==> inputs of job 6119 <==
Design fadd_sub, start of the top module:
module fadd_sub(
  input logic        clk_i,
  input logic [31:0] operand_a,
  input logic [31:0] operand_b,
  output logic[31:0] result_o
);
Settings: LEC_CHECK=0, ABC_AREA=0, CAP_MARGIN=20, CORE_ASPECT_RATIO=0.7, CORE_MARGIN=2, CORE_UTILIZATION=72, CTS_CLUSTER_DIAMETER=392, CTS_CLUSTER_SIZE=100, SLEW_MARGIN=20, TNS_END_PERCENT=5; clock period 9.65 ns.
run.sh (not shown) runs the stock make flow with config.mk's settings and CLKGATE_MAP_FILE=.
==> inputs of job 5623, as changes to job 6119 <==
==> flow/config.mk (replaced) <==
export PLATFORM = sky130hd
export DESIGN_NAME = fadd_sub
export DESIGN_NICKNAME = fadd_sub
export VERILOG_FILES = /design/flow/design.v
export SDC_FILE = /design/flow/constraint.sdc
export NUM_CORES = 4
export LEC_CHECK = 0
export CAP_MARGIN = 20
export CORE_MARGIN = 2
export CORE_UTILIZATION = 58
export SLEW_MARGIN = 20
==> flow/constraint.sdc (replaced) <==
create_clock -name core_clock -period 6.48 [get_ports {clk_i}]
set_input_delay 1.2960 -clock core_clock [delete_from_list [all_inputs] [get_ports {clk_i}]]
set_output_delay 1.2960 -clock core_clock [all_outputs]
set_load 0.01 [all_outputs]
==> inputs of job 5600, as changes to job 6119 <==
==> flow/config.mk (replaced) <==
export PLATFORM = sky130hd
export DESIGN_NAME = fadd_sub
export DESIGN_NICKNAME = fadd_sub
export VERILOG_FILES = /design/flow/design.v
export SDC_FILE = /design/flow/constraint.sdc
export NUM_CORES = 4
export LEC_CHECK = 0
export CAP_MARGIN = 20
export CORE_MARGIN = 2
export CORE_UTILIZATION = 11
export SLEW_MARGIN = 20
==> flow/constraint.sdc (replaced) <==
create_clock -name core_clock -period 12.8 [get_ports {clk_i}]
set_input_delay 2.5600 -clock core_clock [delete_from_list [all_inputs] [get_ports {clk_i}]]
set_output_delay 2.5600 -clock core_clock [all_outputs]
set_load 0.01 [all_outputs]
==> inputs of job 2953, as changes to job 6119 <==
==> flow/config.mk (replaced) <==
export PLATFORM = sky130hd
export DESIGN_NAME = fadd_sub
export DESIGN_NICKNAME = fadd_sub
export VERILOG_FILES = /design/flow/design.v
export SDC_FILE = /design/flow/constraint.sdc
export NUM_CORES = 4
export LEC_CHECK = 0
export CAP_MARGIN = 20
export CORE_MARGIN = 7
export CORE_UTILIZATION = 40
export CTS_CLUSTER_DIAMETER = 187
export CTS_CLUSTER_SIZE = 100
export SLEW_MARGIN = 20
export TNS_END_PERCENT = 15
==> flow/constraint.sdc (replaced) <==
create_clock -name core_clock -period 12.0 [get_ports {clk_i}]
set_input_delay 2.4000 -clock core_clock [delete_from_list [all_inputs] [get_ports {clk_i}]]
set_output_delay 2.4000 -clock core_clock [all_outputs]
set_load 0.01 [all_outputs]
==> qor summary <==
item                                             job 2953        job 5623        job 6119    job 5600
First drt pass iteration count                          5               -               -           7
Horizontal extent of the die                       175 um          138 um          148 um      312 um
Area taken by flip-flops and latches             1320 um2               -               -    1320 um2
Hold violation total from the final report              0               -               -           0
Pin slew with the least headroom to its limit    0.994 ns               -               -     1.05 ns
Die Y                                              175 um          138 um          105 um      312 um
Sequential logic power                         0.000254 W               -               -  0.000240 W
Leakage                                           5.30 nW               -               -     5.25 nW
Logic power comb                                0.00183 W               -               -   0.00183 W
Number of nets at the end of the flow               1,645               -               -       1,641
Path class of the lowest-slack min-delay path   in -> reg               -               -   in -> reg
Result of the run                timing/DRC/antenna clean  did not finish  did not finish  timing/DRC/antenna clean
Failing step                                            -  global routing  global routing           -
Fin Hold WS                                       2.49 ns               -               -     2.65 ns
Worst-case setup slack after placement           0.402 ns        -2.73 ns       -0.482 ns    0.878 ns
Synth-to-Final Area Change                          15.8%               -               -       25.8%
Non-CTS buffers                                       129               -               -         125
Well-tap cell count                                   330               -               -       1,254
Detail Route met2 WL                            17,400 um               -               -   16,300 um
Routed length on met3                             3240 um               -               -     6270 um
Kind of critical path                          reg -> out               -               -  reg -> out

========
==> build 3 <==
fadd_sub again, from the RTL that the note above started with.
make LEC_CHECK=0 ABC_AREA=1 CAP_MARGIN=20 CORE_MARGIN=2 CORE_UTILIZATION=66 CTS_CLUSTER_DIAMETER=173 CTS_CLUSTER_SIZE=99 PLACE_DENSITY=0.36 SLEW_MARGIN=20 finish   # period 8.75 ns
==> trial 89: changes against build 3 <==
ABC_AREA = unset   (was 1)
CELL_PAD_IN_SITES_GLOBAL_PLACEMENT = 0   (was unset)
CORE_UTILIZATION = 43   (was 66)
CTS_CLUSTER_DIAMETER = unset   (was 173)
CTS_CLUSTER_SIZE = unset   (was 99)
MAX_ROUTING_LAYER = met4   (was unset)
PLACE_DENSITY = unset   (was 0.36)
==> flow/constraint.sdc (replaced) <==
create_clock -name core_clock -period 12.0 [get_ports {clk_i}]
set_input_delay 2.4000 -clock core_clock [delete_from_list [all_inputs] [get_ports {clk_i}]]
set_output_delay 2.4000 -clock core_clock [all_outputs]
set_load 0.01 [all_outputs]
==> build 70: changes against build 3 <==
CORE_MARGIN = 7   (was 2)
CORE_UTILIZATION = 36   (was 66)
CTS_CLUSTER_DIAMETER = 187   (was 173)
CTS_CLUSTER_SIZE = 100   (was 99)
PLACE_DENSITY = unset   (was 0.36)
TNS_END_PERCENT = 100   (was unset)
==> flow/constraint.sdc (replaced) <==
create_clock -name core_clock -period 12.0 [get_ports {clk_i}]
set_input_delay 2.4000 -clock core_clock [delete_from_list [all_inputs] [get_ports {clk_i}]]
set_output_delay 2.4000 -clock core_clock [all_outputs]
set_load 0.01 [all_outputs]
==> qor summary <==
Required arrival time at the worst endpoint: trial 89 9.60 ns; build 3 7.00 ns; build 70 9.60 ns
Proportion of cell area occupied by registers: trial 89 10.9%; build 3 9.85%; build 70 10.5%
Post-synthesis to final-layout area growth: trial 89 16.0%; build 3 20.0%; build 70 12.4%
Last element of the critical path: trial 89 result_o[14]; build 3 result_o[22]; build 70 result_o[9]
Wire length of the first global-routing pass: trial 89 60800 um; build 3 64600 um; build 70 67400 um
Net switching power: trial 89 1150 uW; build 3 2150 uW; build 70 1390 uW
Placed wire-length estimate: trial 89 31700 um; build 3 32100 um; build 70 35600 um
Clock network area share: trial 89 2.85%; build 3 2.26%; build 70 2.36%
Run status: trial 89 finished clean; build 3 finished with violations; build 70 finished clean
Layout check failures: trial 89 -; build 3 negative setup slack; build 70 -
Combinational logic power: trial 89 1840 uW; build 3 3280 uW; build 70 2040 uW
Aggregate global-route resource usage: trial 89 31.6%; build 3 44.8%; build 70 23.5%
Ratio of total power to cell area: trial 89 200 nW/um2; build 3 298 nW/um2; build 70 203 nW/um2
Sequential power: trial 89 253 uW; build 3 338 uW; build 70 245 uW
Area of the multi-input gates: trial 89 8350 um2; build 3 8870 um2; build 70 8590 um2
Multi-input combinational gate total: trial 89 1140; build 3 1554; build 70 1554
Met1 Routed Length: trial 89 17600 um; build 3 16000 um; build 70 19700 um
Simple-gate area share of the yosys netlist: trial 89 20.1%; build 3 37.5%; build 70 37.5%
Worst-path cell with the longest stage delay: trial 89 clkdlybuf4s50_1; build 3 dfxtp_2; build 70 clkdlybuf4s50_1
Vias in the first global route: trial 89 10300; build 3 12800; build 70 12000
Fraction of synthesized cell area in xor and xnor cells: trial 89 6.49%; build 3 8.54%; build 70 8.54%
Portion of netlist area occupied by mux cells: trial 89 12.1%; build 3 0.0894%; build 70 0.0894%
Non-clk bufs: trial 89 130; build 3 175; build 70 107
Crit path setup slack, layout: trial 89 0.438 ns; build 3 -0.00336 ns; build 70 0.861 ns
Buffer-and-inverter tally for the worst setup path: trial 89 8; build 3 10; build 70 6
Power and IR drop assume default switching activity.
